==> design/flow/design.v <==
`timescale 1ns / 1ps
module logical(
input [15:0] a,b,
input [3*8:0] sel,
output reg [15:0] x
    );
 always@(*)
begin
    case(sel)
    "~": 
            x=~a;
    "|": 
            x=a|b;
    "&": 
            x=a&b;
    "~&": 
            x=~(a&b);
    "~|": 
            x=~(a|b);
    "^": 
            x=a^b;
    "~^": 
            x=~(a^b);
    "<<": 
            x=a<<1;
    ">>": 
            x=a>>1;
    "asl": 
            x={a[14:0],1'b0};
    "asr": 
            x={a[15],a[15:1]};
    "rol": 
            x={a[14:0],a[15]};
    "ror": 
            x={a[0],a[15:1]};  
    "cmp": 
            if(a>b)
                x=1;
             else if(a<b)
                x=16'hffff;
             else
                x=0;  
     default:
            x=0;
     endcase
end
endmodule
`timescale 1ns / 1ps
module arithmetic(
input [15:0] A,
input [15:0] B,
input [8:0] sel,
output reg [15:0] Sum,
output reg Cout
    );
wire [15:0] B_comp;
twos_comp TC(B,B_comp);
reg [15:0] b;
wire [15:0] S1;
wire c1;
adder A1( A, b, S1, c1);
always @(*)
case(sel)
"+" : begin
        b = B;
        Sum = S1;
        Cout = c1;
      end
"-" : begin
        b = B_comp;
        Sum = S1;
        Cout = 0;
      end       
default : begin
        b = B;
        Sum = 0;
        Cout = 0;
        end       
endcase 
endmodule
module adder(
input [15:0] A,
input [15:0] B,
output [15:0] Sum,
output Cout
    );
wire [2:0] cout_cla;
wire Cin;
assign Cin = 0;
carry_look_ahead CLA1(A[3:0],B[3:0], Cin, cout_cla[0]);
carry_look_ahead CLA2(A[7:4],B[7:4], cout_cla[0], cout_cla[1]);
carry_look_ahead CLA3(A[11:8],B[11:8], cout_cla[1], cout_cla[2] );  
carry_look_ahead CLA4(A[15:12],B[15:12], cout_cla[2], Cout );
ripple_carry_adder RCA1(A[3:0], B[3:0], Cin, Sum[3:0]);
ripple_carry_adder RCA2(A[7:4], B[7:4],cout_cla[0], Sum[7:4]);
ripple_carry_adder RCA3(A[11:8], B[11:8], cout_cla[1], Sum[11:8]);
ripple_carry_adder RCA4(A[15:12], B[15:12], cout_cla[2], Sum[15:12]);  
endmodule
module full_adder(
input a, b, cin,
output sum, cout
);
    assign sum = a ^ b ^ cin;
    assign cout = (a & b) | (b & cin) | (cin & a);
endmodule
module ripple_carry_adder(
    input [3:0] a, b,
    input cin,
    output [3:0] sum
);
    wire [3:0] c;
    full_adder FA1(a[0], b[0], cin, sum[0], c[0]);
    full_adder FA2(a[1], b[1], c[0], sum[1], c[1]);
    full_adder FA3(a[2], b[2], c[1], sum[2], c[2]);
    full_adder FA4(a[3], b[3], c[2], sum[3], c[3]);
endmodule
module carry_look_ahead(
input [3:0]a,b,
input Cin,
output Cout1);
wire [3:0]p,g;
assign p = a^b;
assign g = a&b;
assign Cout1 =  g[3] | (p[3] & g[2]) | (p[3] & p[2] & g[1]) | (p[3] & p[2] & p[1] & g[0]) | (p[3] & p[2] & p[1] & p[0] & Cin);
endmodule
module twos_comp(
input [15:0]B,
output [15:0]B_comp
);
assign B_comp = ~B + 1'b1;
endmodule
`timescale 1ns / 1ps
module multiplier( input clk, input[15:0]A1, B1, output reg [31:0] C);
integer i;
reg [31:0]A2;
reg [15:0]B2;
always@(posedge clk )
begin
		C=0;
		A2[15:0]=A1;
		A2[31:16]=0;
		B2=B1;
        for (i=0;i<16;i=i+1)
        begin
			if(B1[i]==1'b0)
			begin
				C=C+0;
			end
			else
			begin
				C=C+(A1<<i);
			end
		end
end
endmodule
`timescale 1ns / 1ps
module ALU(
input clk,
input [15:0]a,b,
input [3*8:0] op,
output  reg [31:0]out
    );
wire [15:0]z1,z2;
wire [31:0]z3;
reg [15:0] a1, a2, a3, b1, b2, b3;
reg [1:0] sel;
wire Cout;
always @(*)
if(  op == "" || op == "~" || op == "|" || op == "&" || op == "~&" || op == "~|" ||
     op == "^" || op == "~^" || op == ">>" || op == "<<" || op == "asr" || 
     op == "asl" || op == "ror" || op == "rol" || op == "cmp" )
 sel = 2'b00;
else if(op == "+" || op == "-")
    sel = 2'b01;
else if( op == "*" )
    sel = 2'b10;
else
    sel = 2'b00;
logical L(a1, b1, op, z1);
arithmetic AA1( a2,b2,op,z2,Cout);
multiplier M( clk,a3, b3, z3);
always @(*)
case(sel)
2'b00 : begin
        a1 = a;
        a2 = 0;
        a3 = 0;
        b1 = b;
        b2 = 0;
        b3 = 0;
        out[15:0] = z1;
        out[31:16] = 0;
        end
2'b01  : begin
        a1 = 0;
        a2 = a;
        a3 = 0;
        b1 = 0;
        b2 = b;
        b3 = 0;
        out[15:0] = z2;
        out[16] = Cout;
        out[31:17] = 0;
        end     
default :  begin
        a1 = 0;
        a2 = 0;
        a3 = a;
        b1 = 0;
        b2 = 0;
        b3 = b;
       out = z3;
        end            
endcase
endmodule
==> design/flow/run.sh <==
#!/bin/bash
# the make line also repeats each setting of config.mk as NAME=value (left out here)
make -C /OpenROAD-flow-scripts/flow DESIGN_CONFIG=/design/flow/config.mk WORK_HOME=/design/flow/orfs CLKGATE_MAP_FILE= finish
==> design/flow/config.mk <==
export PLATFORM = sky130hd
export DESIGN_NAME = ALU
export DESIGN_NICKNAME = ALU
export VERILOG_FILES = /design/flow/design.v
export SDC_FILE = /design/flow/constraint.sdc
export NUM_CORES = 4
export LEC_CHECK = 0
export ABC_AREA = 1
export CAP_MARGIN = 0
export CORE_ASPECT_RATIO = 0.58
export CORE_MARGIN = 2
export CORE_UTILIZATION = 58
export CTS_CLUSTER_DIAMETER = 353
export GPL_ROUTABILITY_DRIVEN = 1
export HOLD_SLACK_MARGIN = -0.05
export SETUP_SLACK_MARGIN = 2.75
export SLEW_MARGIN = 20
export TNS_END_PERCENT = 40
==> design/flow/constraint.sdc <==
create_clock -name core_clock -period 11.6 [get_ports {clk}]
set_input_delay 2.3200 -clock core_clock [delete_from_list [all_inputs] [get_ports {clk}]]
set_output_delay 2.3200 -clock core_clock [all_outputs]
set_load 0.01 [all_outputs]
==> results of run 1 <==
==> routing by layer <==
metal	track usage	GRT overflow
met5	0.5498	0
met4	0.8385	82
met3	0.7000	4
met2	0.9675	110
met1	0.8245	3
==> timing repair <==
action,CTS
setup endpoints to repair,42
pin swaps,321
setup buffers,159
gates resized,528
cloned,0
==> Slide: Implementation Results, run 1 <==
Run Summary

Clocking
  • Hold-fix buffer count after cts: 0
  • CTS buffer count: 5
  • H-tree depth: 2
  • Max Root-Sink Buffers: 2
  • Root Buffer: clkbuf_16
  • Clock Sinks: 32

Synth
  • Fa+ha+maj area frac: 0.2422
  • Distinct cell type count after synthesis: 67
  • AND/OR/NAND/NOR Cells, Area Fraction: 0.3708
  • Mapped Area: 18480 um^2
  • Post-Syn Nets: ~3500
  • Post-synth EDFFs: 0
  • Ys Warns: 5
  • Synth top cell by count: nand2_1
  • Max-area cell share: 0.2140
  • Register share after synthesis: 0.03467
  • Area reported by Yosys stat: 18480 um^2
  • Synth area leader: ha_1
  • Ys flop type: dfxtp_1
  • Top cells by count: nand2_1, inv_1, ha_1
  • Multiplexer area fraction after synthesis: 0.0005417
  • XOR-XNOR Cells, Area Fraction: 0.04077
  • Post-synth regs: 32
  • Main area contributors: ha_1, nand2_1, inv_1
  • AO/OA Area Share: 0.2032
  • Syn Area/Cell: 5.905 um^2
  • Fraction of registers with async set/reset: 0
  • Yosys stat cell total: ~3100
  • Main logic family after synthesis: simple AND/OR/NAND/NOR gates
  • Cells after Synth: 3129

Die
  • Horiz. Die Dim: 238.4 um
  • Starting Density: 0.5932
  • Die Area: 33350 um^2
  • Cell Rows: around 50
  • Die Y: 139.9 um
  • Core area: slightly above 30000 um^2
  • # IOs: 90

GRT
  • Grt ovf: between 150 and 200
  • Tot GR Track Use: 0.8310

Place
  • PortBufs: between 80 and 90
  • Placed Area: 26080 um^2
  • Placed cell count: 4293
  • Routability cong.: about 1.0
  • Detailed placer's ending HPWL: around 60000 um
  • Dpl ws: -9.256 ns

Outcome
  • Status: stopped before the end
  • Tool Error: [ERROR GRT-0116] Global routing finished with congestion. Check the congestion regions in the DRC Viewer.
  • Failed at: 5_1_grt
==> run 2, diff against run 1 <==
Settings changed: CAP_MARGIN 0 to 20, CORE_ASPECT_RATIO 0.58 to unset, CORE_UTILIZATION 58 to 72, CTS_CLUSTER_DIAMETER 353 to 94, CTS_CLUSTER_SIZE set to 99, GPL_ROUTABILITY_DRIVEN 1 to unset, HOLD_SLACK_MARGIN -0.05 to unset, PLACE_DENSITY set to 0.42, SETUP_SLACK_MARGIN 2.75 to unset, TNS_END_PERCENT 40 to 5.
Clock period 11.6 ns to 17.3 ns, I/O delays scaled along.
==> run 2 against run 1 <==
Effect of this change: the flow stops in 3_5_place_dp; synthesized cell count is the same; area after synthesis is the same; die area shrank 19%.
==> Slide: Implementation Results, run 2 <==
Run Summary

Outcome
  • Status: stopped before the end (unchanged)
  • Failed at: 3_5_place_dp (was 5_1_grt)
  • Tool Error: [ERROR DPL-0033] detailed placement checks failed during check placement. (was [ERROR GRT-0116] Global routing finished with congestion. Check the congestion regions in the DRC Viewer.)

Synth
  • Multiplexer area fraction after synthesis: 0.0005417 (unchanged)
  • Fa+ha+maj area frac: 0.2422 (unchanged)
  • Area reported by Yosys stat: 18480 um^2 (unchanged)
  • XOR-XNOR Cells, Area Fraction: 0.04077 (unchanged)
  • AO/OA Area Share: 0.2032 (unchanged)
  • Distinct cell type count after synthesis: 67 (unchanged)
  • Post-synth regs: 32 (unchanged)
  • Mapped Area: 18480 um^2 (unchanged)
  • Post-synth EDFFs: 0 (unchanged)
  • Synth top cell by count: nand2_1 (unchanged)
  • Fraction of registers with async set/reset: 0 (unchanged)
  • Yosys stat cell total: 3129 (unchanged)
  • Main logic family after synthesis: simple AND/OR/NAND/NOR gates (unchanged)
  • Syn Area/Cell: 5.905 um^2 (unchanged)
  • AND/OR/NAND/NOR Cells, Area Fraction: 0.3708 (unchanged)
  • Synth area leader: ha_1 (unchanged)
  • Ys flop type: dfxtp_1 (unchanged)
  • Cells after Synth: 3129 (unchanged)
  • Main area contributors: ha_1, nand2_1, inv_1 (unchanged)
  • Post-Syn Nets: 3529 (unchanged)
  • Top cells by count: nand2_1, inv_1, ha_1 (unchanged)
  • Max-area cell share: 0.2140 (unchanged)
  • Register share after synthesis: 0.03467 (unchanged)
  • Ys Warns: 5 (unchanged)

Die
  • Die Y: 164.2 um (was 139.9 um)
  • Cell Rows: 58 (was 49)
  • Horiz. Die Dim: 164.2 um (was 238.4 um)
  • # IOs: 90 (unchanged)
  • Core area: 25180 um^2 (was 31140 um^2)
  • Die Area: 26960 um^2 (was 33350 um^2)
  • Starting Density: 0.7337 (was 0.5932)

Place
  • Routability cong.: 1.043 (was 1.030)
  • PortBufs: 89 (unchanged)
[run 2: stage by stage]
step           cells  setup TNS (ns)  power, mW
3_3_place_gp    4114          -46.37     0.1602
2_1_floorplan   3129          -24.66     0.1171
==> run 3, diff against run 2 <==
Settings changed: ABC_AREA 1 to unset, CORE_MARGIN 2 to 8, CORE_UTILIZATION 72 to 40, CTS_CLUSTER_DIAMETER 94 to unset, CTS_CLUSTER_SIZE 99 to 79, MIN_ROUTING_LAYER set to met2, PLACE_DENSITY 0.42 to unset, TNS_END_PERCENT 5 to unset.
Clock period 17.3 ns to 18.2 ns, I/O delays scaled along.
==> run 3 against run 2 <==
Effect of this change: now fails the layout checks on negative setup slack; die area is 96% higher; area after synthesis down 0.81%; synthesized cell count is 16% lower.
==> Slide: Implementation Results, run 3 <==
Flow Results at a Glance

Outcome
  • Status: failed layout checks (was stopped before the end)
  • SO Viols: negative setup slack

Synth
  • Fa+ha+maj area frac: 0.2441 (was 0.2422)
  • Fraction of registers with async set/reset: 0 (unchanged)
  • Main logic family after synthesis: AND-OR/OR-AND gates (was simple AND/OR/NAND/NOR gates)
  • Mapped Area: 18330 um^2 (was 18480 um^2)
  • Main area contributors: ha_1, a21oi_1, nand2_1 (was ha_1, nand2_1, inv_1)
  • Register share after synthesis: 0.03495 (was 0.03467)
  • Ys flop type: dfxtp_1 (unchanged)
  • Max-area cell share: 0.2157 (was 0.2140)
  • Ys Warns: 5 (unchanged)
  • Post-synth EDFFs: 0 (unchanged)
  • Post-Syn Nets: 3031 (was 3529)
  • Synth area leader: ha_1 (unchanged)
  • Area reported by Yosys stat: 18330 um^2 (was 18480 um^2)
  • Top cells by count: ha_1, nand2_1, nor2_1 (was nand2_1, inv_1, ha_1)
  • Post-synth regs: 32 (unchanged)
  • Multiplexer area fraction after synthesis: 0.03782 (was 0.0005417)
  • AO/OA Area Share: 0.3091 (was 0.2032)
  • Syn Area/Cell: 6.966 um^2 (was 5.905 um^2)
  • AND/OR/NAND/NOR Cells, Area Fraction: 0.2397 (was 0.3708)
  • Distinct cell type count after synthesis: 86 (was 67)
  • XOR-XNOR Cells, Area Fraction: 0.08984 (was 0.04077)
  • Cells after Synth: 2631 (was 3129)
  • Yosys stat cell total: 2631 (was 3129)
  • Synth top cell by count: ha_1 (was nand2_1)

Flow run
  • Maxcap violations: 0
  • Log Warnings: between 70 and 80

Pwr
  • Comb. pwr: 76.4 uW
  • Clk power: 97.2 uW
  • Sw frac: 0.3785
  • Clock power frac: 0.399
  • Leakage power: 14.79 nW
  • Top power group: the clock network
  • Switching power: 92.21 uW
  • Seq pwr share: 0.287
  • VDD IR-drop max: 28.96 uV
  • Comb power frac: 0.314
  • P_int: 151.4 uW
  • P_seq: 70.0 uW
  • Total power: 243.6 uW
  • Power Density: 8.163 nW/um^2

GRT
  • Initial antenna violation count: 0
  • Met2 usage: 0.5209
  • M1 GR Usage: 0
  • Met3 Usage GRT: 0.6213
  • Vias in the first global route: 34930
  • Global route hottest layer: met3
  • Tot GR Track Use: 0.4615
  • First-pass GRT wire length: roughly 130000 um
  • Grt ovf: 0
  • Largest net degree at the start of global routing: ~46

Route
  • Final ANT Viol Nets: 0
  • Pre-antenna DRT Iters: 30
  • Drt drc: 0
  • Initial DRC count: about 7300
  • Vias: 33530
  • Drt wl/cell: 21.08 um
  • Vias per cell: 8.092
  • Drt total wl: 87350 um

Die
  • Horiz. Die Dim: 230.1 um (was 164.2 um)
  • Die Area: 52930 um^2 (was 26960 um^2)
  • # IOs: 90 (unchanged)
  • Die Y: 230.1 um (was 164.2 um)
  • Core area: 45280 um^2 (was 25180 um^2)
  • Starting Density: 0.4047 (was 0.7337)
  • Cell Rows: 78 (was 58)

Layout
  • Util after Layout: 0.6590
  • Syn-to-layout area delta: 62.83%
  • Nets@finish: around 4000
  • Non-Filler Instances: between 4000 and 5000
  • Fillers: 3921

Worst hold path
  • Hold Path End: M.C[29]
  • Hold Startpoint: b[15]
  • Type of the worst min-delay path: input port to flip-flop
  • Hold Path Depth: 2

Critical path
  • Crit path depth: 112
  • Setup crit end: M.C[30]
  • Bufs and invs on worst path: 10
  • Critical path startpoint category: input port
  • Top cell by count, worst path: ha_4
  • Delay of the slowest critical-path stage: 0.41 ns
  • WP data required: roughly 18 ns
  • CP arrival: 23.48 ns
  • Max FO, Critical Path: 5
  • Crit path from: op[12]
  • Cell at the slowest stage of the critical path: or3_4
  • Crit Path Category: input port to flip-flop
  • Crit-path leading delay family: AND-OR/OR-AND gates
  • CP endpoint kind: flip-flop

STA
  • Worst Setup Slack, final: -5.026 ns
  • Unrepaired setup endpoints after global routing: true
  • Setup Viol. Count Final: 18
  • Least-Margin Pin Slew: 1.112 ns
  • Period utilization: 1.276
  • Final min period: 23.23 ns
  • F_max: about 43 MHz
  • Slew Viols, Final: 0
  • Final hold vios: 0
  • Slew headroom: 0.2576
  • Setup TNS: -63.69 ns

Clocking
  • H-tree depth: 2
  • Max Root-Sink Buffers: 2
  • CTS tree: built
  • Clock Sinks: 32
  • Root Buffer: clkbuf_16
  • Clk pin slew, worst setup/hold paths: 0.06 ns
  • Hold-fix buffer count after cts: 0
  • CTS buffer count: 5

Place
  • Dpl ws: -6.272 ns
  • PortBufs: 89 (unchanged)
  • Detailed placer's ending HPWL: roughly 63000 um
  • Placed cell count: approximately 4000
  • Routability cong.: 0.9789 (was 1.043)
## run 3: layer usage
metal / vias to the layer above / wire length [um]
met5: - / 1216
met4: 55 / 10970
met3: 1504 / 35370
met2: 9090 / 39790
met1: 11480 / 0
li1: 11400 / -
## run 3: final cells by class
| class | instances | area, um^2 | share of cell area |
|---|---|---|---|
| clock buffer | 5 | 125.1 | 0.004193 |
| inverter | 117 | 444.2 | 0.01488 |
| tap | 600 | 750.7 | 0.02516 |
| clock inverter | 3 | 18.77 | 0.0006289 |
| multi-input combinational | 2385 | 20120 | 0.6741 |
| sequential | 32 | 640.6 | 0.02147 |
| timing repair buffer | 996 | 7735 | 0.2592 |
| antenna | 5 | 12.51 | 0.0004193 |
## run 3: through the flow
step / hold slack, ns / instance area, um^2
after floorplan: 3.752 / 19240
after global placement: 4.359 / 26200
after detailed placement: 4.345 / 26200
after CTS: 4.023 / 27630
after global routing: 4.087 / 29830
final: 4.084 / 29840
## run 3: timing repair
action | 4_1_cts | 5_1_grt
resized | 201 | 333
buffers inserted | 80 | 69
setup endpoints to repair | 19 | 19
pin swaps | 132 | 260
==> run 4, diff against run 3 <==
Settings changed: ABC_AREA set to 1, CAP_MARGIN 20 to 0, CORE_ASPECT_RATIO set to 0.58, CORE_MARGIN 8 to 9, CORE_UTILIZATION 40 to 48, CTS_CLUSTER_DIAMETER set to 369, CTS_CLUSTER_SIZE 79 to 98, GPL_ROUTABILITY_DRIVEN set to 1, MIN_ROUTING_LAYER met2 to unset, PLACE_DENSITY set to 0.36, TNS_END_PERCENT set to 30.
Clock period 18.2 ns to 33.2 ns, I/O delays scaled along.
==> run 4 against run 3 <==
Effect of this change: now clean on timing, DRC and antenna; critical path depth rose by 2; synthesized cell count rose by 19%; via count fell by 38%.
==> Slide: Implementation Results, run 4 <==
Flow Results at a Glance

Outcome
  • Status: no timing/DRC/antenna violations (was failed layout checks)

Critical path
  • Cell at the slowest stage of the critical path: nor2_4 (was or3_4)
  • Crit path from: op[8] (was op[12])
  • Setup crit end: M.C[29] (was M.C[30])
  • Bufs and invs on worst path: 13 (was 10)
  • CP endpoint kind: flip-flop (unchanged)
  • Delay of the slowest critical-path stage: 0.75 ns (was 0.41 ns)
  • Top cell by count, worst path: nand2_1 (was ha_4)
  • Crit Path Category: input port to flip-flop (unchanged)
  • Crit-path leading delay family: AND-OR/OR-AND gates (unchanged)
  • Max FO, Critical Path: 34 (was 5)
  • CP arrival: 27.82 ns (was 23.48 ns)
  • Critical path startpoint category: input port (unchanged)
  • Crit path depth: 114 (was 112)
  • WP data required: 33.39 ns (was 18.46 ns)

Pwr
  • Clk power: 51.3 uW (was 97.2 uW)
  • P_seq: 38.4 uW (was 70.0 uW)
  • Seq pwr share: 0.288 (was 0.287)
  • Comb. pwr: 43.6 uW (was 76.4 uW)
  • P_int: 88.59 uW (was 151.4 uW)
  • Sw frac: 0.3350 (was 0.3785)
  • Power Density: 6.642 nW/um^2 (was 8.163 nW/um^2)
  • VDD IR-drop max: 15.90 uV (was 28.96 uV)
  • Clock power frac: 0.385 (was 0.399)
  • Top power group: the clock network (unchanged)
  • Comb power frac: 0.327 (was 0.314)
  • Leakage power: 11.37 nW (was 14.79 nW)
  • Switching power: 44.64 uW (was 92.21 uW)

Synth
  • Yosys stat cell total: 3129 (was 2631)
  • Max-area cell share: 0.2140 (was 0.2157)
  • Distinct cell type count after synthesis: 67 (was 86)
  • Post-synth EDFFs: 0 (unchanged)
  • Main logic family after synthesis: simple AND/OR/NAND/NOR gates (was AND-OR/OR-AND gates)
  • Cells after Synth: 3129 (was 2631)
  • Multiplexer area fraction after synthesis: 0.0005417 (was 0.03782)
  • Syn Area/Cell: 5.905 um^2 (was 6.966 um^2)
  • Top cells by count: nand2_1, inv_1, ha_1 (was ha_1, nand2_1, nor2_1)
  • Area reported by Yosys stat: 18480 um^2 (was 18330 um^2)
  • Ys Warns: 5 (unchanged)
  • Fraction of registers with async set/reset: 0 (unchanged)
  • Fa+ha+maj area frac: 0.2422 (was 0.2441)
  • Mapped Area: 18480 um^2 (was 18330 um^2)
  • Synth area leader: ha_1 (unchanged)
  • Synth top cell by count: nand2_1 (was ha_1)
  • Post-Syn Nets: 3529 (was 3031)
  • AND/OR/NAND/NOR Cells, Area Fraction: 0.3708 (was 0.2397)
  • XOR-XNOR Cells, Area Fraction: 0.04077 (was 0.08984)
  • AO/OA Area Share: 0.2032 (was 0.3091)
  • Post-synth regs: 32 (unchanged)
  • Register share after synthesis: 0.03467 (was 0.03495)
  • Main area contributors: ha_1, nand2_1, inv_1 (was ha_1, a21oi_1, nand2_1)
  • Ys flop type: dfxtp_1 (unchanged)

Layout
  • Fin area: 20060 um^2 (was 29840 um^2)
  • Fillers: 3921 (unchanged)
  • Syn-to-layout area delta: 8.573% (was 62.83%)
  • Nets@finish: 3590 (was 3937)

STA
  • Worst Setup Slack, final: 5.572 ns (was -5.026 ns)
  • Slew Viols, Final: 0 (unchanged)
  • Setup Viol. Count Final: 0 (was 18)
  • Fin Hold WS: 7.063 ns (was 4.084 ns)
  • Slew headroom: 0.3199 (was 0.2576)
  • Final min period: around 28 ns
  • Setup TNS: 0 ns (was -63.69 ns)
  • Unrepaired setup endpoints after global routing: false (was true)
  • Final hold vios: 0 (unchanged)
  • Least-Margin Pin Slew: 1.016 ns (was 1.112 ns)
  • F_max: around 36 MHz
  • Period utilization: 0.8322 (was 1.276)

Place
  • Routability cong.: 0.9501 (was 0.9789)
  • Placed Area: 19910 um^2 (was 26200 um^2)
  • Detailed placer's ending HPWL: 52610 um (was 62550 um)
  • Dpl ws: 5.616 ns (was -6.272 ns)
  • PortBufs: 89 (unchanged)

Worst hold path
  • Type of the worst min-delay path: input port to flip-flop (unchanged)
  • Hold Startpoint: a[0] (was b[15])
  • Hold Path Depth: 3 (was 2)
  • Hold Path End: M.C[0] (was M.C[29])

Route
  • Pre-antenna DRT Iters: 5 (was 30)
  • Vias per cell: 5.626 (was 8.092)
  • Drt drc: 0 (unchanged)
  • Drt wl/cell: 17.24 um (was 21.08 um)
  • Drt total wl: 63680 um (was 87350 um)
  • Final ANT Viol Nets: 0 (unchanged)
  • # diodes: 0 (was 5)
  • Vias: 20780 (was 33530)
  • Initial DRC count: 2089 (was 7287)

Clocking
  • H-tree depth: 2 (unchanged)
  • Clock Sinks: 32 (unchanged)
  • Post-CTS setup buffers: 0 (was 80)
  • CTS buffer count: 5 (unchanged)
  • Max Root-Sink Buffers: 2 (unchanged)
  • Root Buffer: clkbuf_16 (unchanged)
  • CTS tree: built (unchanged)
  • CTS resizes: 0 (was 201)
  • Clk pin slew, worst setup/hold paths: 0.06 ns (about the same)
  • Hold-fix buffer count after cts: 0 (unchanged)

GRT
  • Grt ovf: 0 (unchanged)
  • Tot GR Track Use: 0.2640 (was 0.4615)
  • Initial antenna violation count: 0 (unchanged)
  • Largest net degree at the start of global routing: 35 (was 46)
  • Vias in the first global route: 18680 (was 34930)
  • First-pass GRT wire length: 100600 um (was 129200 um)

Die
  • Cell Rows: 54 (was 78)
  • Horiz. Die Dim: 275.6 um (was 230.1 um)
  • Starting Density: 0.4892 (was 0.4047)
  • Die Area: 46140 um^2 (was 52930 um^2)
  • Core area: 37770 um^2 (was 45280 um^2)
  • Die Y: 167.4 um (was 230.1 um)
  • # IOs: 90 (unchanged)

Flow run
  • Log Warnings: 72 (was 73)
  • Maxcap violations: 0 (unchanged)
[run 4: cell type report]
type,count,area [um^2],share of cell area
Multi-Input combinational cell,2595,15890,0.7919
Timing Repair Buffer,116,1094,0.05451
Clock buffer,7,152.6,0.007609
Sequential cell,32,640.6,0.03193
Inverter,440,1657,0.08258
Tap cell,504,630.6,0.03144
[run 4: routing by layer]
| layer | track usage | routed length, um |
|---|---|---|
| met1 | 0.4026 | 32580 |
| met2 | 0.3766 | 24570 |
| met3 | 0.05861 | 5900 |
| met4 | 0.02968 | 626 |
| met5 | 0 | 0 |
[run 4: through the flow]
step / instances / total power [mW] / util
2_1_floorplan: 3129 / 0.06074 / -
3_3_place_gp: 3687 / 0.08203 / 0.5271
3_5_place_dp: 3687 / 0.08201 / 0.5271
4_1_cts: 3694 / 0.1337 / 0.5311
5_1_grt: 3694 / 0.1392 / 0.5311
6_report: 3694 / 0.1332 / 0.5311
==> run 5, diff against run 4 <==
Settings changed: ABC_AREA 1 to unset, CAP_MARGIN 0 to 20, CORE_ASPECT_RATIO 0.58 to unset, CORE_MARGIN 9 to 2, CORE_UTILIZATION 48 to 72, CTS_CLUSTER_DIAMETER 369 to unset, GPL_ROUTABILITY_DRIVEN 1 to unset, PLACE_DENSITY 0.36 to 0.37, TNS_END_PERCENT 30 to unset.
Clock period 33.2 ns to 31.9 ns, I/O delays scaled along.
==> run 5 against run 4 <==
Effect of this change: still clean on timing, DRC and antenna; via count is 3.1% higher; global-route usage rose by 21 points; power is 3.3% higher; die area fell by 42%; sequential cell count stayed put; cell area down 1.6%; wire length increased by 2.7%; combinational power shrank 19%; sequential power is 4% higher; first-iteration DRC count grew 46%; largest cell class unchanged.
==> Slide: Implementation Results, run 5 <==
Flow Results at a Glance

Synth
  • Post-synth EDFFs: 0 (unchanged)
  • Fa+ha+maj area frac: 0.2441 (was 0.2422)
  • Cells after Synth: 2631 (was 3129)
  • Ys Warns: 5 (unchanged)
  • Multiplexer area fraction after synthesis: 0.03782 (was 0.0005417)
  • Ys flop type: dfxtp_1 (unchanged)
  • Area reported by Yosys stat: 18330 um^2 (was 18480 um^2)
  • Mapped Area: 18330 um^2 (was 18480 um^2)
  • Post-Syn Nets: 3031 (was 3529)
  • Post-synth regs: 32 (unchanged)
  • XOR-XNOR Cells, Area Fraction: 0.08984 (was 0.04077)
  • Main area contributors: ha_1, a21oi_1, nand2_1 (was ha_1, nand2_1, inv_1)
  • Synth area leader: ha_1 (unchanged)
  • Fraction of registers with async set/reset: 0 (unchanged)
  • Main logic family after synthesis: AND-OR/OR-AND gates (was simple AND/OR/NAND/NOR gates)
  • Distinct cell type count after synthesis: 86 (was 67)
  • Max-area cell share: 0.2157 (was 0.2140)
  • AO/OA Area Share: 0.3091 (was 0.2032)
  • AND/OR/NAND/NOR Cells, Area Fraction: 0.2397 (was 0.3708)
  • Synth top cell by count: ha_1 (was nand2_1)
  • Register share after synthesis: 0.03495 (was 0.03467)
  • Top cells by count: ha_1, nand2_1, nor2_1 (was nand2_1, inv_1, ha_1)
  • Yosys stat cell total: 2631 (was 3129)
  • Syn Area/Cell: 6.966 um^2 (was 5.905 um^2)

Place
  • PortBufs: 89 (unchanged)
  • Detailed placer's ending HPWL: 49020 um (was 52610 um)
  • Placed Area: 19530 um^2 (was 19910 um^2)
  • Routability cong.: 1.013 (was 0.9501)

Critical path
  • Crit path depth: 101 (was 114)
  • CP endpoint kind: flip-flop (unchanged)
  • Bufs and invs on worst path: 8 (was 13)
  • CP arrival: 30.11 ns (was 27.82 ns)
  • WP data required: 32.06 ns (was 33.39 ns)
  • Critical path startpoint category: input port (unchanged)
  • Setup crit end: M.C[31] (was M.C[29])
  • Crit path from: op[4] (was op[8])
  • Top cell by count, worst path: ha_1 (was nand2_1)
  • Delay of the slowest critical-path stage: 0.66 ns (was 0.75 ns)
  • Crit-path leading delay family: AND-OR/OR-AND gates (unchanged)
  • Cell at the slowest stage of the critical path: and2_1 (was nor2_4)
  • Max FO, Critical Path: 41 (was 34)
  • Crit Path Category: input port to flip-flop (unchanged)

Clocking
  • Hold-fix buffer count after cts: 0 (unchanged)
  • Root Buffer: clkbuf_16 (unchanged)
  • Max Root-Sink Buffers: 2 (unchanged)
  • CTS resizes: 0 (unchanged)
  • Post-CTS setup buffers: 0 (unchanged)
  • H-tree depth: 2 (unchanged)
  • CTS tree: built (unchanged)
  • Clk pin slew, worst setup/hold paths: 0.06 ns (about the same)
  • CTS buffer count: 5 (unchanged)
  • Clock Sinks: 32 (unchanged)

GRT
  • First-pass GRT wire length: 101400 um (was 100600 um)
  • Largest net degree at the start of global routing: 63 (was 35)
  • Vias in the first global route: 19690 (was 18680)
  • Grt ovf: 0 (unchanged)
  • Tot GR Track Use: 0.4713 (was 0.2640)
  • Initial antenna violation count: 2 (was 0)

Die
  • Core area: 25110 um^2 (was 37770 um^2)
  • Die Y: 163.5 um (was 167.4 um)
  • Horiz. Die Dim: 163.5 um (was 275.6 um)
  • # IOs: 90 (unchanged)
  • Die Area: 26750 um^2 (was 46140 um^2)
  • Starting Density: 0.7299 (was 0.4892)
  • Cell Rows: 58 (was 54)

Pwr
  • Switching power: 43.23 uW (was 44.64 uW)
  • Power Density: 6.973 nW/um^2 (was 6.642 nW/um^2)
  • Sw frac: 0.3141 (was 0.3350)
  • VDD IR-drop max: 21.01 uV (was 15.90 uV)
  • P_int: 94.39 uW (was 88.59 uW)
  • Comb. pwr: 35.3 uW (was 43.6 uW)
  • Comb power frac: 0.257 (was 0.327)
  • Clk power: 62.4 uW (was 51.3 uW)
  • Top power group: the clock network (unchanged)
  • P_seq: 40.0 uW (was 38.4 uW)
  • Clock power frac: 0.453 (was 0.385)
  • Leakage power: 10.11 nW (was 11.37 nW)
  • Seq pwr share: 0.290 (was 0.288)

STA
  • Setup TNS: 0 ns (unchanged)
  • Unrepaired setup endpoints after global routing: false (unchanged)
  • Period utilization: 0.9386 (was 0.8322)
  • Least-Margin Pin Slew: 1.159 ns (was 1.016 ns)
  • Final hold vios: 0 (unchanged)
  • Slew headroom: 0.2268 (was 0.3199)
  • Final min period: 29.94 ns
  • Setup Viol. Count Final: 0 (unchanged)
  • Slew Viols, Final: 0 (unchanged)
  • F_max: 33.40 MHz

Route
  • Drt wl/cell: 21.82 um (was 17.24 um)
  • Vias per cell: 7.154 (was 5.626)
  • Drt total wl: 65370 um (was 63680 um)
  • Pre-antenna DRT Iters: 8 (was 5)
  • Initial DRC count: 3043 (was 2089)
  • Vias: 21430 (was 20780)
  • Final ANT Viol Nets: 0 (unchanged)
  • Drt drc: 0 (unchanged)

Worst hold path
  • Hold Path Depth: 2 (was 3)
  • Type of the worst min-delay path: input port to flip-flop (unchanged)
  • Hold Path End: M.C[29] (was M.C[0])
  • Hold Startpoint: b[15] (was a[0])

Outcome
  • Status: no timing/DRC/antenna violations (unchanged)

Layout
  • Fin area: 19740 um^2 (was 20060 um^2)
  • Syn-to-layout area delta: 7.680% (was 8.573%)
  • Nets@finish: 3064 (was 3590)
  • Fillers: 1940 (was 3921)

Flow run
  • Log Warnings: 72 (unchanged)
  • Maxcap violations: 0 (unchanged)
-- run 5: metal layers --
layer	part of all wire	vias up	routed length, um	global-route usage
met5	0.00020	-	13	0
met4	0.065	2	4243	0.2616
met3	0.14	334	9302	0.1087
met2	0.40	1611	26280	0.7023
met1	0.39	9715	25530	0.6248
li1	-	9771	-	-
-- run 5: final cells by class --
type | instances | area (um^2) | share of cell area
sequential | 32 | 640.6 | 0.03246
inverter | 117 | 439.2 | 0.02225
multi-input combinational | 2385 | 16900 | 0.8565
timing repair buffer | 123 | 1154 | 0.05845
antenna | 1 | 2.502 | 0.0001268
clock buffer | 7 | 152.6 | 0.007735
clock inverter | 1 | 30.03 | 0.001522
tap | 330 | 412.9 | 0.02092
-- run 5: metrics by stage --
stage	setup slack [ns]	utilization	power [mW]	std cells	hold slack [ns]
after floorplan	4.372	-	0.05689	2631	6.492
after global placement	3.024	0.7779	0.07302	2986	7.082
after detailed placement	2.402	0.7779	0.07381	2986	7.082
after CTS	2.605	0.7852	0.1342	2994	6.791
after global routing	0.5226	0.7859	0.1401	2995	6.810
final	1.958	0.7860	0.1376	2996	6.784
==> run 6, diff against run 5 <==
Settings changed: ABC_AREA set to 1, CTS_CLUSTER_DIAMETER set to 94, CTS_CLUSTER_SIZE 98 to 100, PLACE_DENSITY 0.37 to 0.42, TNS_END_PERCENT set to 10.
Clock period 31.9 ns to 18.8 ns, I/O delays scaled along.
==> run 6 against run 5 <==
Effect of this change: the run now fails in 3_5_place_dp; area after synthesis grew 0.81%; synthesized cell count up 19%; die area rose by 0.79%.
==> Slide: Implementation Results, run 6 <==
Run Summary

Synth
  • Fa+ha+maj area frac: 0.2422 (was 0.2441)
  • AND/OR/NAND/NOR Cells, Area Fraction: 0.3708 (was 0.2397)
  • Ys flop type: dfxtp_1 (unchanged)
  • Post-synth regs: 32 (unchanged)
  • Post-Syn Nets: 3529 (was 3031)
  • Syn Area/Cell: 5.905 um^2 (was 6.966 um^2)
  • Synth area leader: ha_1 (unchanged)
  • Cells after Synth: 3129 (was 2631)
  • Max-area cell share: 0.2140 (was 0.2157)
  • Main logic family after synthesis: simple AND/OR/NAND/NOR gates (was AND-OR/OR-AND gates)
  • Distinct cell type count after synthesis: 67 (was 86)
  • Main area contributors: ha_1, nand2_1, inv_1 (was ha_1, a21oi_1, nand2_1)
  • AO/OA Area Share: 0.2032 (was 0.3091)
  • Multiplexer area fraction after synthesis: 0.0005417 (was 0.03782)
  • Register share after synthesis: 0.03467 (was 0.03495)
  • Synth top cell by count: nand2_1 (was ha_1)
  • Yosys stat cell total: 3129 (was 2631)
  • Ys Warns: 5 (unchanged)
  • Top cells by count: nand2_1, inv_1, ha_1 (was ha_1, nand2_1, nor2_1)
  • Mapped Area: 18480 um^2 (was 18330 um^2)
  • Area reported by Yosys stat: 18480 um^2 (was 18330 um^2)
  • Fraction of registers with async set/reset: 0 (unchanged)
  • Post-synth EDFFs: 0 (unchanged)
  • XOR-XNOR Cells, Area Fraction: 0.04077 (was 0.08984)

Die
  • # IOs: 90 (unchanged)
  • Die Area: 26960 um^2 (was 26750 um^2)
  • Starting Density: 0.7337 (was 0.7299)
  • Horiz. Die Dim: 164.2 um (was 163.5 um)
  • Die Y: 164.2 um (was 163.5 um)
  • Core area: 25180 um^2 (was 25110 um^2)
  • Cell Rows: 58 (unchanged)

Outcome
  • Failed at: 3_5_place_dp
  • Tool Error: [ERROR DPL-0033] detailed placement checks failed during check placement.
  • Status: stopped before the end (was no timing/DRC/antenna violations)

Place
  • Routability cong.: 1.011 (was 1.013)
  • PortBufs: 89 (unchanged)
[run 6: through the flow]
stage | area [um^2] | setup slack (ns)
2_1_floorplan | 19200 | -1.208
3_3_place_gp | 24880 | -2.343
==> run 7, diff against run 6 <==
Settings changed: CAP_MARGIN 20 to 0, CORE_ASPECT_RATIO set to 0.58, CORE_UTILIZATION 72 to 58, CTS_CLUSTER_DIAMETER 94 to 353, CTS_CLUSTER_SIZE 100 to unset, GPL_ROUTABILITY_DRIVEN set to 1, HOLD_SLACK_MARGIN set to -0.05, PLACE_DENSITY 0.42 to unset, SETUP_SLACK_MARGIN set to 5.0, TNS_END_PERCENT 10 to unset.
Clock period 18.8 ns to 16.5 ns, I/O delays scaled along.
==> run 7 against run 6 <==
Effect of this change: the run fails in 5_1_grt; die area up 24%; area after synthesis stayed put; synthesized cell count is the same.
==> Slide: Implementation Results, run 7 <==
Run Summary

Synth
  • Fa+ha+maj area frac: 0.2422 (unchanged)
  • Post-synth EDFFs: 0 (unchanged)
  • AND/OR/NAND/NOR Cells, Area Fraction: 0.3708 (unchanged)
  • Max-area cell share: 0.2140 (unchanged)
  • Post-Syn Nets: 3529 (unchanged)
  • Mapped Area: 18480 um^2 (unchanged)
  • Syn Area/Cell: 5.905 um^2 (unchanged)
  • XOR-XNOR Cells, Area Fraction: 0.04077 (unchanged)
  • Main logic family after synthesis: simple AND/OR/NAND/NOR gates (unchanged)
  • Synth top cell by count: nand2_1 (unchanged)
  • Cells after Synth: 3129 (unchanged)
  • Main area contributors: ha_1, nand2_1, inv_1 (unchanged)
  • Synth area leader: ha_1 (unchanged)
  • Fraction of registers with async set/reset: 0 (unchanged)
  • Register share after synthesis: 0.03467 (unchanged)
  • Area reported by Yosys stat: 18480 um^2 (unchanged)
  • Ys Warns: 5 (unchanged)
  • Post-synth regs: 32 (unchanged)
  • Distinct cell type count after synthesis: 67 (unchanged)
  • Yosys stat cell total: 3129 (unchanged)
  • Top cells by count: nand2_1, inv_1, ha_1 (unchanged)
  • Multiplexer area fraction after synthesis: 0.0005417 (unchanged)
  • Ys flop type: dfxtp_1 (unchanged)
  • AO/OA Area Share: 0.2032 (unchanged)

Die
  • Die Area: 33350 um^2 (was 26960 um^2)
  • Cell Rows: 49 (was 58)
  • Starting Density: 0.5932 (was 0.7337)
  • # IOs: 90 (unchanged)
  • Core area: 31140 um^2 (was 25180 um^2)
  • Horiz. Die Dim: 238.4 um (was 164.2 um)
  • Die Y: 139.9 um (was 164.2 um)

Clocking
  • Max Root-Sink Buffers: 2
  • Clock Sinks: 32
  • H-tree depth: 2
  • Hold-fix buffer count after cts: 0
  • Root Buffer: clkbuf_16
  • CTS buffer count: 5

Place
  • Routability cong.: 1.008 (was 1.011)
  • Placed Area: approximately 26000 um^2
  • Detailed placer's ending HPWL: between 60000 and 70000 um
  • Placed cell count: 4283
  • PortBufs: 89 (unchanged)

Outcome
  • Failed at: 5_1_grt (was 3_5_place_dp)
  • Tool Error: [ERROR GRT-0116] Global routing finished with congestion. Check the congestion regions in the DRC Viewer. (was [ERROR DPL-0033] detailed placement checks failed during check placement.)
  • Status: stopped before the end (unchanged)

GRT
  • Grt ovf: 62
  • Tot GR Track Use: 0.8017
-- run 7: metrics by stage --
stage	utilization	setup slack (ns)	TNS, ns	hold slack (ns)
after floorplan	-	-2.892	-31.46	3.478
after global placement	0.8361	-4.318	-56.57	4.036
after CTS	0.9369	-3.640	-46.07	3.557
after detailed placement	0.8361	-5.301	-71.63	4.060
-- run 7: layer usage --
layer,GRT usage,overflow
met3,0.6793,2
met1,0.8129,2
met2,0.9383,34
met4,0.7592,24
met5,0.4632,0
-- run 7: timing repair --
action,in CTS
gates cloned,0
pin swaps,296
setup buffers,179
setup endpoints to repair,40
resized,505
==> run 8, diff against run 7 <==
Settings changed: ABC_AREA 1 to unset, CAP_MARGIN 0 to 20, CORE_ASPECT_RATIO 0.58 to unset, CORE_UTILIZATION 58 to 72, CTS_CLUSTER_DIAMETER 353 to 364, CTS_CLUSTER_SIZE set to 32, GPL_ROUTABILITY_DRIVEN 1 to unset, HOLD_SLACK_MARGIN -0.05 to -0.06, PLACE_DENSITY set to 0.42, SETUP_SLACK_MARGIN 5.0 to unset.
Clock period 16.5 ns to 12.2 ns, I/O delays scaled along.
==> run 8 against run 7 <==
Effect of this change: the flow stops in 3_5_place_dp; synthesized cell count fell by 16%; area after synthesis down 0.81%; die area decreased by 20%.
==> Slide: Implementation Results, run 8 <==
Run Summary

Die
  • Die Y: 163.5 um (was 139.9 um)
  • Horiz. Die Dim: 163.5 um (was 238.4 um)
  • Starting Density: 0.7299 (was 0.5932)
  • Die Area: 26750 um^2 (was 33350 um^2)
  • Cell Rows: 58 (was 49)
  • Core area: 25110 um^2 (was 31140 um^2)
  • # IOs: 90 (unchanged)

Place
  • PortBufs: 89 (unchanged)
  • Routability cong.: 1.086 (was 1.008)

Synth
  • Post-synth EDFFs: 0 (unchanged)
  • Multiplexer area fraction after synthesis: 0.03782 (was 0.0005417)
  • Ys flop type: dfxtp_1 (unchanged)
  • Distinct cell type count after synthesis: 86 (was 67)
  • Post-synth regs: 32 (unchanged)
  • Main area contributors: ha_1, a21oi_1, nand2_1 (was ha_1, nand2_1, inv_1)
  • Register share after synthesis: 0.03495 (was 0.03467)
  • Main logic family after synthesis: AND-OR/OR-AND gates (was simple AND/OR/NAND/NOR gates)
  • Yosys stat cell total: 2631 (was 3129)
  • AND/OR/NAND/NOR Cells, Area Fraction: 0.2397 (was 0.3708)
  • AO/OA Area Share: 0.3091 (was 0.2032)
  • Synth area leader: ha_1 (unchanged)
  • Max-area cell share: 0.2157 (was 0.2140)
  • Ys Warns: 5 (unchanged)
  • Mapped Area: 18330 um^2 (was 18480 um^2)
  • Syn Area/Cell: 6.966 um^2 (was 5.905 um^2)
  • Cells after Synth: 2631 (was 3129)
  • Fraction of registers with async set/reset: 0 (unchanged)
  • Fa+ha+maj area frac: 0.2441 (was 0.2422)
  • Area reported by Yosys stat: 18330 um^2 (was 18480 um^2)
  • Post-Syn Nets: 3031 (was 3529)
  • Synth top cell by count: ha_1 (was nand2_1)
  • Top cells by count: ha_1, nand2_1, nor2_1 (was nand2_1, inv_1, ha_1)
  • XOR-XNOR Cells, Area Fraction: 0.08984 (was 0.04077)

Outcome
  • Tool Error: [ERROR DPL-0038] Utilization greater than 100%, impossible to legalize (was [ERROR GRT-0116] Global routing finished with congestion. Check the congestion regions in the DRC Viewer.)
  • Failed at: 3_5_place_dp (was 5_1_grt)
  • Status: stopped before the end (unchanged)
-- run 8: per-stage QoR --
stage / hold slack, ns / total power, mW / cell area (um^2) / std cells / worst slack [ns]
2_1_floorplan: 2.552 / 0.1493 / 19260 / 2631 / -8.646
3_3_place_gp: 3.121 / 0.2048 / 25720 / 3694 / -10.03
==> run 9, diff against run 8 <==
Settings changed: CORE_UTILIZATION 72 to 66, CTS_CLUSTER_DIAMETER 364 to unset, CTS_CLUSTER_SIZE 32 to unset, HOLD_SLACK_MARGIN -0.06 to -0.08, PLACE_DENSITY 0.42 to unset, SETUP_SLACK_MARGIN set to -0.2.
Clock period 12.2 ns to 24.1 ns, I/O delays scaled along.
==> run 9 against run 8 <==
Effect of this change: die area increased by 8.9%; the flow stops in 5_1_grt; area after synthesis unchanged; synthesized cell count unchanged.
==> Slide: Implementation Results, run 9 <==
Run Summary

Synth
  • XOR-XNOR Cells, Area Fraction: 0.08984 (unchanged)
  • Distinct cell type count after synthesis: 86 (unchanged)
  • Top cells by count: ha_1, nand2_1, nor2_1 (unchanged)
  • Ys Warns: 5 (unchanged)
  • Register share after synthesis: 0.03495 (unchanged)
  • Post-synth EDFFs: 0 (unchanged)
  • Post-Syn Nets: 3031 (unchanged)
  • Synth top cell by count: ha_1 (unchanged)
  • Post-synth regs: 32 (unchanged)
  • Cells after Synth: 2631 (unchanged)
  • Main logic family after synthesis: AND-OR/OR-AND gates (unchanged)
  • Syn Area/Cell: 6.966 um^2 (unchanged)
  • Multiplexer area fraction after synthesis: 0.03782 (unchanged)
  • Ys flop type: dfxtp_1 (unchanged)
  • Area reported by Yosys stat: 18330 um^2 (unchanged)
  • Mapped Area: 18330 um^2 (unchanged)
  • Main area contributors: ha_1, a21oi_1, nand2_1 (unchanged)
  • AND/OR/NAND/NOR Cells, Area Fraction: 0.2397 (unchanged)
  • Fa+ha+maj area frac: 0.2441 (unchanged)
  • AO/OA Area Share: 0.3091 (unchanged)
  • Yosys stat cell total: 2631 (unchanged)
  • Fraction of registers with async set/reset: 0 (unchanged)
  • Synth area leader: ha_1 (unchanged)
  • Max-area cell share: 0.2157 (unchanged)

Outcome
  • Status: stopped before the end (unchanged)
  • Failed at: 5_1_grt (was 3_5_place_dp)
  • Tool Error: [ERROR GRT-0116] Global routing finished with congestion. Check the congestion regions in the DRC Viewer. (was [ERROR DPL-0038] Utilization greater than 100%, impossible to legalize)

Clocking
  • H-tree depth: 2
  • Root Buffer: clkbuf_16
  • Hold-fix buffer count after cts: 0
  • CTS buffer count: 5
  • Max Root-Sink Buffers: 2
  • Clock Sinks: 32

Place
  • Detailed placer's ending HPWL: 56630 um
  • Routability cong.: 1.060 (was 1.086)
  • Placed cell count: approximately 3600
  • PortBufs: 89 (unchanged)

Die
  • Core area: 27550 um^2 (was 25110 um^2)
  • Die Y: 170.6 um (was 163.5 um)
  • Cell Rows: 61 (was 58)
  • Starting Density: 0.6652 (was 0.7299)
  • Horiz. Die Dim: 170.6 um (was 163.5 um)
  • # IOs: 90 (unchanged)
  • Die Area: 29120 um^2 (was 26750 um^2)

GRT
  • Grt ovf: 26
  • Tot GR Track Use: 0.7848
## run 9: stage by stage
stage               cell area [um^2]  setup TNS [ns]  setup slack, ns  hold WS (ns)
floorplan                      18440         -0.5601          -0.2256         4.932
global placement               24130          -5.884           -1.083         5.581
detailed placement             24140          -16.03           -2.136         5.585
CTS                            26000         -0.5229          -0.1845         5.262
## run 9: what timing repair did
action	in CTS
setup buffers	66
resized	260
pin swaps	136
setup endpoints to repair	10
## run 9: routing by layer
metal,overflow,GRT usage
met5,0,0.3339
met1,0,0.7953
met4,12,0.7912
met2,14,0.9403
met3,0,0.6190
==> run 10, diff against run 9 <==
Settings changed: CORE_ASPECT_RATIO set to 0.91, CORE_UTILIZATION 66 to 72, CTS_CLUSTER_DIAMETER set to 27, CTS_CLUSTER_SIZE set to 98, HOLD_SLACK_MARGIN -0.08 to unset, PLACE_DENSITY set to 0.37, SETUP_SLACK_MARGIN -0.2 to 5.0, TNS_END_PERCENT set to 10.
Clock period 24.1 ns to 21.4 ns, I/O delays scaled along.
==> run 10 against run 9 <==
Effect of this change: area after synthesis did not move; the flow stops in 3_5_place_dp; synthesized cell count did not move; die area fell by 8.1%.
==> Slide: Implementation Results, run 10 <==
Run Summary

Synth
  • XOR-XNOR Cells, Area Fraction: 0.08984 (unchanged)
  • Multiplexer area fraction after synthesis: 0.03782 (unchanged)
  • Area reported by Yosys stat: 18330 um^2 (unchanged)
  • Ys flop type: dfxtp_1 (unchanged)
  • Post-synth EDFFs: 0 (unchanged)
  • Main logic family after synthesis: AND-OR/OR-AND gates (unchanged)
  • AND/OR/NAND/NOR Cells, Area Fraction: 0.2397 (unchanged)
  • Ys Warns: 5 (unchanged)
  • Syn Area/Cell: 6.966 um^2 (unchanged)
  • Fa+ha+maj area frac: 0.2441 (unchanged)
  • Fraction of registers with async set/reset: 0 (unchanged)
  • Max-area cell share: 0.2157 (unchanged)
  • AO/OA Area Share: 0.3091 (unchanged)
  • Top cells by count: ha_1, nand2_1, nor2_1 (unchanged)
  • Distinct cell type count after synthesis: 86 (unchanged)
  • Yosys stat cell total: 2631 (unchanged)
  • Register share after synthesis: 0.03495 (unchanged)
  • Main area contributors: ha_1, a21oi_1, nand2_1 (unchanged)
  • Synth top cell by count: ha_1 (unchanged)
  • Cells after Synth: 2631 (unchanged)
  • Post-Syn Nets: 3031 (unchanged)
  • Synth area leader: ha_1 (unchanged)
  • Mapped Area: 18330 um^2 (unchanged)
  • Post-synth regs: 32 (unchanged)

Die
  • Core area: 24910 um^2 (was 27550 um^2)
  • Horiz. Die Dim: 171.3 um (was 170.6 um)
  • # IOs: 90 (unchanged)
  • Die Y: 156.2 um (was 170.6 um)
  • Starting Density: 0.7357 (was 0.6652)
  • Die Area: 26750 um^2 (was 29120 um^2)
  • Cell Rows: 55 (was 61)

Outcome
  • Status: stopped before the end (unchanged)
  • Tool Error: [ERROR DPL-0038] Utilization greater than 100%, impossible to legalize (was [ERROR GRT-0116] Global routing finished with congestion. Check the congestion regions in the DRC Viewer.)
  • Failed at: 3_5_place_dp (was 5_1_grt)

Place
  • PortBufs: 89 (unchanged)
  • Routability cong.: 1.048 (was 1.060)
==> run 10: stage by stage <==
step                    setup TNS, ns  instance area [um^2]  cells
after global placement         -26.46                 25250   3654
after floorplan                -8.707                 19180   2631
==> run 11, diff against run 10 <==
Settings changed: ABC_AREA set to 1, CAP_MARGIN 20 to 0, CORE_ASPECT_RATIO 0.91 to 0.53, CORE_UTILIZATION 72 to 61, CTS_CLUSTER_DIAMETER 27 to 45, CTS_CLUSTER_SIZE 98 to unset, GPL_ROUTABILITY_DRIVEN set to 1, HOLD_SLACK_MARGIN set to -0.08, MAX_ROUTING_LAYER set to met4, PLACE_DENSITY 0.37 to unset, PLACE_DENSITY_LB_ADDON set to 0.12, TNS_END_PERCENT 10 to 65.
Clock period 21.4 ns to 16.9 ns, I/O delays scaled along.
==> run 11 against run 10 <==
Effect of this change: the run fails in 4_1_cts; area after synthesis is 0.81% higher; synthesized cell count is 19% higher; die area is 19% higher.
==> Slide: Implementation Results, run 11 <==
Run Summary

Outcome
  • Status: stopped before the end (unchanged)
  • Failed at: 4_1_cts (was 3_5_place_dp)
  • Tool Error: [ERROR DPL-0033] detailed placement checks failed during check placement. (was [ERROR DPL-0038] Utilization greater than 100%, impossible to legalize)

Synth
  • Mapped Area: 18480 um^2 (was 18330 um^2)
  • Synth top cell by count: nand2_1 (was ha_1)
  • Main logic family after synthesis: simple AND/OR/NAND/NOR gates (was AND-OR/OR-AND gates)
  • AO/OA Area Share: 0.2032 (was 0.3091)
  • Synth area leader: ha_1 (unchanged)
  • Fa+ha+maj area frac: 0.2422 (was 0.2441)
  • Max-area cell share: 0.2140 (was 0.2157)
  • AND/OR/NAND/NOR Cells, Area Fraction: 0.3708 (was 0.2397)
  • Main area contributors: ha_1, nand2_1, inv_1 (was ha_1, a21oi_1, nand2_1)
  • Post-synth EDFFs: 0 (unchanged)
  • Register share after synthesis: 0.03467 (was 0.03495)
  • Post-synth regs: 32 (unchanged)
  • Multiplexer area fraction after synthesis: 0.0005417 (was 0.03782)
  • Cells after Synth: 3129 (was 2631)
  • Syn Area/Cell: 5.905 um^2 (was 6.966 um^2)
  • Area reported by Yosys stat: 18480 um^2 (was 18330 um^2)
  • Yosys stat cell total: 3129 (was 2631)
  • Distinct cell type count after synthesis: 67 (was 86)
  • Ys flop type: dfxtp_1 (unchanged)
  • Top cells by count: nand2_1, inv_1, ha_1 (was ha_1, nand2_1, nor2_1)
  • Fraction of registers with async set/reset: 0 (unchanged)
  • Ys Warns: 5 (unchanged)
  • Post-Syn Nets: 3529 (was 3031)
  • XOR-XNOR Cells, Area Fraction: 0.04077 (was 0.08984)

Die
  • Cell Rows: 46 (was 55)
  • # IOs: 90 (unchanged)
  • Die Y: 130.7 um (was 156.2 um)
  • Die Area: 31770 um^2 (was 26750 um^2)
  • Starting Density: 0.6185 (was 0.7357)
  • Core area: 29870 um^2 (was 24910 um^2)
  • Horiz. Die Dim: 243.1 um (was 171.3 um)

Place
  • Dpl ws: -5.206 ns
  • Detailed placer's ending HPWL: 62870 um
  • PortBufs: 89 (unchanged)
  • Routability cong.: 1.125 (was 1.048)
-- run 11: metrics by stage --
| stage | area [um^2] | instances | setup TNS (ns) | util | total power [mW] |
|---|---|---|---|---|---|
| floorplan | 19570 | 3129 | -26.33 | - | 0.1203 |
| global placement | 26090 | 4295 | -50.01 | 0.8733 | 0.1658 |
| detailed placement | 26090 | 4295 | -68.70 | 0.8733 | 0.1687 |
==> run 12, diff against run 11 <==
Settings changed: CORE_ASPECT_RATIO 0.53 to 0.58, CORE_MARGIN 2 to 7, CORE_UTILIZATION 61 to 17, CTS_CLUSTER_DIAMETER 45 to 43, HOLD_SLACK_MARGIN -0.08 to unset, MAX_ROUTING_LAYER met4 to unset, PLACE_DENSITY_LB_ADDON 0.12 to 0.26, TNS_END_PERCENT 65 to unset.
Clock period 16.9 ns to 27.3 ns, I/O delays scaled along.
==> run 12 against run 11 <==
Effect of this change: the run now finishes clean; die area rose to 3.7 times the previous value; synthesized cell count did not move; area after synthesis did not move.
==> Slide: Implementation Results, run 12 <==
Flow Results at a Glance

Synth
  • Yosys stat cell total: 3129 (unchanged)
  • AO/OA Area Share: 0.2032 (unchanged)
  • Mapped Area: 18480 um^2 (unchanged)
  • Ys flop type: dfxtp_1 (unchanged)
  • Multiplexer area fraction after synthesis: 0.0005417 (unchanged)
  • Main area contributors: ha_1, nand2_1, inv_1 (unchanged)
  • XOR-XNOR Cells, Area Fraction: 0.04077 (unchanged)
  • Main logic family after synthesis: simple AND/OR/NAND/NOR gates (unchanged)
  • Register share after synthesis: 0.03467 (unchanged)
  • Post-synth EDFFs: 0 (unchanged)
  • Fraction of registers with async set/reset: 0 (unchanged)
  • Ys Warns: 5 (unchanged)
  • Synth area leader: ha_1 (unchanged)
  • Syn Area/Cell: 5.905 um^2 (unchanged)
  • Synth top cell by count: nand2_1 (unchanged)
  • Max-area cell share: 0.2140 (unchanged)
  • Post-synth regs: 32 (unchanged)
  • Cells after Synth: 3129 (unchanged)
  • Post-Syn Nets: 3529 (unchanged)
  • Distinct cell type count after synthesis: 67 (unchanged)
  • AND/OR/NAND/NOR Cells, Area Fraction: 0.3708 (unchanged)
  • Area reported by Yosys stat: 18480 um^2 (unchanged)
  • Top cells by count: nand2_1, inv_1, ha_1 (unchanged)
  • Fa+ha+maj area frac: 0.2422 (unchanged)

Route
  • Vias: 21650
  • Drt total wl: 78370 um
  • Pre-antenna DRT Iters: 6
  • Drt wl/cell: 15.95 um
  • Vias per cell: ~4.4
  • Initial DRC count: between 1500 and 2000
  • Final ANT Viol Nets: 0
  • Drt drc: 0

Layout
  • Non-Filler Instances: 4912
  • Syn-to-layout area delta: 45.97%
  • Nets@finish: 3869
  • Fin area: around 27000 um^2
  • Util after Layout: 0.2520

Critical path
  • CP arrival: 22.66 ns
  • Cell at the slowest stage of the critical path: fa_2
  • Delay of the slowest critical-path stage: 0.55 ns
  • Critical path startpoint category: input port
  • WP data required: 27.49 ns
  • Top cell by count, worst path: nand2_1
  • Crit path from: op[17]
  • Setup crit end: M.C[29]
  • Bufs and invs on worst path: 17
  • Crit path depth: 125
  • Max FO, Critical Path: 5
  • Crit-path leading delay family: simple AND/OR/NAND/NOR gates
  • Crit Path Category: input port to flip-flop
  • CP endpoint kind: flip-flop

Pwr
  • Total power: 163.5 uW
  • Switching power: 57.20 uW
  • VDD IR-drop max: between 20 and 25 uV
  • Clock power frac: 0.363
  • P_seq: 46.7 uW
  • Top power group: the clock network
  • Clk power: slightly below 60 uW
  • Comb power frac: 0.351
  • Sw frac: 0.3498
  • Seq pwr share: 0.286
  • Leakage power: between 10 and 15 nW
  • P_int: around 110 uW
  • Power Density: 6.063 nW/um^2
  • Comb. pwr: 57.4 uW

Worst hold path
  • Hold Path Depth: 7
  • Hold Startpoint: op[6]
  • Type of the worst min-delay path: input port to flip-flop
  • Hold Path End: M.C[0]

STA
  • Final min period: 22.47 ns
  • Setup Viol. Count Final: 0
  • F_max: approximately 44 MHz
  • Fin Hold WS: 5.806 ns
  • Slew Viols, Final: 0
  • Least-Margin Pin Slew: 1.049 ns
  • Final hold vios: 0
  • Unrepaired setup endpoints after global routing: true
  • Worst Setup Slack, final: 4.826 ns
  • Period utilization: 0.8232
  • Slew headroom: 0.2954
  • Setup TNS: 0 ns

Die
  • Die Area: 118500 um^2 (was 31770 um^2)
  • Core area: 107000 um^2 (was 29870 um^2)
  • # IOs: 90 (unchanged)
  • Starting Density: 0.1726 (was 0.6185)
  • Die Y: 265.1 um (was 130.7 um)
  • Cell Rows: 91 (was 46)
  • Horiz. Die Dim: 446.9 um (was 243.1 um)

Outcome
  • Status: no timing/DRC/antenna violations (was stopped before the end)

Flow run
  • Maxcap violations: 0
  • Log Warnings: 73

GRT
  • Tot GR Track Use: 0.1235
  • Largest net degree at the start of global routing: 34
  • Initial antenna violation count: 2
  • First-pass GRT wire length: 117300 um
  • Grt ovf: 0
  • Vias in the first global route: just under 20000

Clocking
  • CTS tree: built
  • Clock Sinks: 32
  • Max Root-Sink Buffers: 2
  • Clk pin slew, worst setup/hold paths: around 0.06 ns
  • H-tree depth: 2
  • CTS buffer count: 5
  • Root Buffer: clkbuf_16

Place
  • Dpl ws: 1.617 ns (was -5.206 ns)
  • Routability cong.: 0.8683 (was 1.125)
  • Placed Area: 21210 um^2 (was 26090 um^2)
  • Placed cell count: 4631 (was 4295)
  • PortBufs: 89 (unchanged)
  • Detailed placer's ending HPWL: 59870 um (was 62870 um)
-- run 12: repair_timing --
item,in CTS,in global routing
hold buffers,0,0
setup endpoints to repair,16,12
gates resized,559,331
pin swaps,230,277
setup buffers,189,80
cloned,3,0
-- run 12: final cells by class --
class                   count  area [um^2]
fillers                 11840        80060
clock buffers               8        146.4
multi-input cells        2596        19300
diodes                      1        2.502
well taps                1441         1803
inverters                 440         1677
flip-flops and latches     32        640.6
repair buffers            394         3403
-- run 12: layer usage --
layer	part of all wire	global-route usage
met5	0	0
met2	0.39	0.1704
met3	0.067	0.02333
met4	0.0094	0.01266
met1	0.54	0.1993
==> run 13, diff against run 12 <==
Settings changed: ABC_AREA 1 to unset, CAP_MARGIN 0 to 35, CELL_PAD_IN_SITES_GLOBAL_PLACEMENT set to 3, CORE_ASPECT_RATIO 0.58 to 1.98, CORE_MARGIN 7 to 2, CORE_UTILIZATION 17 to 40, CTS_CLUSTER_DIAMETER 43 to 90, GPL_ROUTABILITY_DRIVEN 1 to unset, MAX_ROUTING_LAYER set to met5, MIN_ROUTING_LAYER set to met1, PLACE_DENSITY_LB_ADDON 0.26 to 0.17, SETUP_SLACK_MARGIN 5.0 to 1.0, TNS_END_PERCENT set to 50.
Clock period 27.3 ns to 19.6 ns, I/O delays scaled along.
==> run 13 against run 12 <==
Effect of this change: now fails the layout checks on negative setup slack; sequential share of layout area fell by 0.23 points; area after synthesis is 0.81% lower; cell area is 11% higher; worst setup slack got worse by 8.2 ns; sequential cell count unchanged; die area down 60%; combinational power increased by 25%; clock power grew 41%; critical path type unchanged; highest routed layer is now met5.
==> Slide: Implementation Results, run 13 <==
Flow Results at a Glance

Synth
  • AND/OR/NAND/NOR Cells, Area Fraction: 0.2397 (was 0.3708)
  • XOR-XNOR Cells, Area Fraction: 0.08984 (was 0.04077)
  • Fa+ha+maj area frac: 0.2441 (was 0.2422)
  • Main logic family after synthesis: AND-OR/OR-AND gates (was simple AND/OR/NAND/NOR gates)
  • Synth area leader: ha_1 (unchanged)
  • Register share after synthesis: 0.03495 (was 0.03467)
  • Ys Warns: 5 (unchanged)
  • Post-Syn Nets: 3031 (was 3529)
  • Fraction of registers with async set/reset: 0 (unchanged)
  • Post-synth EDFFs: 0 (unchanged)
  • Cells after Synth: 2631 (was 3129)
  • Mapped Area: 18330 um^2 (was 18480 um^2)
  • AO/OA Area Share: 0.3091 (was 0.2032)
  • Multiplexer area fraction after synthesis: 0.03782 (was 0.0005417)
  • Max-area cell share: 0.2157 (was 0.2140)
  • Ys flop type: dfxtp_1 (unchanged)
  • Yosys stat cell total: 2631 (was 3129)
  • Post-synth regs: 32 (unchanged)
  • Synth top cell by count: ha_1 (was nand2_1)
  • Syn Area/Cell: 6.966 um^2 (was 5.905 um^2)
  • Top cells by count: ha_1, nand2_1, nor2_1 (was nand2_1, inv_1, ha_1)
  • Main area contributors: ha_1, a21oi_1, nand2_1 (was ha_1, nand2_1, inv_1)
  • Area reported by Yosys stat: 18330 um^2 (was 18480 um^2)
  • Distinct cell type count after synthesis: 86 (was 67)

STA
  • Slew headroom: 0.4438 (was 0.2954)
  • Final hold vios: 0 (unchanged)
  • Least-Margin Pin Slew: 0.8313 ns (was 1.049 ns)
  • Worst Setup Slack, final: -3.408 ns (was 4.826 ns)
  • Final min period: 23.01 ns
  • Setup TNS: -38.46 ns (was 0 ns)
  • Period utilization: 1.174 (was 0.8232)
  • Setup Viol. Count Final: 17 (was 0)
  • Slew Viols, Final: 0 (unchanged)
  • F_max: 43.46 MHz
  • Unrepaired setup endpoints after global routing: true (unchanged)

Place
  • Dpl ws: -5.252 ns (was 1.617 ns)
  • Routability cong.: 0.9509 (was 0.8683)
  • Detailed placer's ending HPWL: 68650 um (was 59870 um)
  • PortBufs: 89 (unchanged)
  • Placed Area: 26300 um^2 (was 21210 um^2)

Pwr
  • Clk power: 83.5 uW (was 59.4 uW)
  • Comb power frac: 0.325 (was 0.351)
  • Power Density: 7.375 nW/um^2 (was 6.063 nW/um^2)
  • Leakage power: 14.91 nW (was 13.10 nW)
  • Comb. pwr: 71.5 uW (was 57.4 uW)
  • Total power: 219.9 uW (was 163.5 uW)
  • P_seq: 65.0 uW (was 46.7 uW)
  • Clock power frac: 0.380 (was 0.363)
  • P_int: 142.3 uW (was 106.3 uW)
  • VDD IR-drop max: 25.04 uV (was 20.12 uV)
  • Sw frac: 0.3531 (was 0.3498)
  • Switching power: 77.66 uW (was 57.20 uW)
  • Seq pwr share: 0.296 (was 0.286)
  • Top power group: the clock network (unchanged)

Layout
  • Nets@finish: 3980 (was 3869)
  • Syn-to-layout area delta: 62.73% (was 45.97%)
  • Fin area: 29820 um^2 (was 26970 um^2)

Die
  • # IOs: 90 (unchanged)
  • Core area: 45420 um^2 (was 107000 um^2)
  • Die Y: 305.2 um (was 265.1 um)
  • Horiz. Die Dim: 156.1 um (was 446.9 um)
  • Cell Rows: 110 (was 91)
  • Die Area: 47650 um^2 (was 118500 um^2)
  • Starting Density: 0.4035 (was 0.1726)

Clocking
  • CTS tree: built (unchanged)
  • CTS buffer count: 5 (unchanged)
  • Hold-fix buffer count after cts: 0 (unchanged)
  • H-tree depth: 2 (unchanged)
  • Clk pin slew, worst setup/hold paths: 0.06 ns (about the same)
  • Root Buffer: clkbuf_16 (unchanged)
  • Clock Sinks: 32 (unchanged)
  • Max Root-Sink Buffers: 2 (unchanged)

Worst hold path
  • Type of the worst min-delay path: input port to flip-flop (unchanged)
  • Hold Startpoint: op[18] (was op[6])
  • Hold Path Depth: 6 (was 7)
  • Hold Path End: M.C[0] (unchanged)

Critical path
  • CP endpoint kind: flip-flop (unchanged)
  • Max FO, Critical Path: 8 (was 5)
  • Crit-path leading delay family: AND-OR/OR-AND gates (was simple AND/OR/NAND/NOR gates)
  • Top cell by count, worst path: ha_4 (was nand2_1)
  • Crit path from: op[18] (was op[17])
  • Delay of the slowest critical-path stage: 0.41 ns (was 0.55 ns)
  • Cell at the slowest stage of the critical path: a221o_1 (was fa_2)
  • CP arrival: 23.19 ns (was 22.66 ns)
  • Bufs and invs on worst path: 10 (was 17)
  • Crit path depth: 110 (was 125)
  • Critical path startpoint category: input port (unchanged)
  • Crit Path Category: input port to flip-flop (unchanged)
  • Setup crit end: M.C[30] (was M.C[29])
  • WP data required: 19.78 ns (was 27.49 ns)

Outcome
  • Status: failed layout checks (was no timing/DRC/antenna violations)
  • SO Viols: negative setup slack

Route
  • Drt wl/cell: 21.34 um (was 15.95 um)
  • Initial DRC count: 1153 (was 1592)
  • Final ANT Viol Nets: 0 (unchanged)
  • Drt total wl: 88370 um (was 78370 um)
  • # diodes: 0 (was 1)
  • Vias: 24570 (was 21650)
  • Pre-antenna DRT Iters: 7 (was 6)
  • Vias per cell: 5.932 (was 4.408)
  • Drt drc: 0 (unchanged)

Flow run
  • Maxcap violations: 0 (unchanged)
  • Log Warnings: 73 (unchanged)

GRT
  • Initial antenna violation count: 1 (was 2)
  • First-pass GRT wire length: 132700 um (was 117300 um)
  • Largest net degree at the start of global routing: 51 (was 34)
  • Vias in the first global route: 25710 (was 19860)
  • Tot GR Track Use: 0.3537 (was 0.1235)
  • Grt ovf: 0 (unchanged)
run 13: final cells by class:
type | instances | area (um^2)
Clock buffer | 6 | 128.9
Clock inverter | 2 | 16.27
Fill cell | 3987 | 15600
Inverter | 117 | 444.2
Multi-Input combinational cell | 2385 | 19830
Sequential cell | 32 | 640.6
Tap cell | 560 | 700.7
Timing Repair Buffer | 1039 | 8059
run 13: routing by layer:
metal  up-vias  track usage  wire, um
met5         -            0        13
met4         2       0.3145      9341
met3       429      0.03615      3384
met2       828       0.6706     45960
met1     11720       0.3257     29670
li1      11590            -         -
run 13: per-stage QoR:
stage / hold slack, ns / utilization / instances
2_1_floorplan: 4.032 / - / 2631
3_3_place_gp: 4.711 / 0.5790 / 3968
3_5_place_dp: 4.722 / 0.5790 / 3968
4_1_cts: 4.376 / 0.6198 / 4080
5_1_grt: 4.411 / 0.6566 / 4141
6_report: 4.383 / 0.6566 / 4141
run 13: repair_timing:
item,4_1_cts,5_1_grt
buffers inserted,104,61
endpoints found under the setup margin,19,19
pin swaps,153,200
resized,266,249
No activity file was given, so power comes from the tool's default toggle rates.
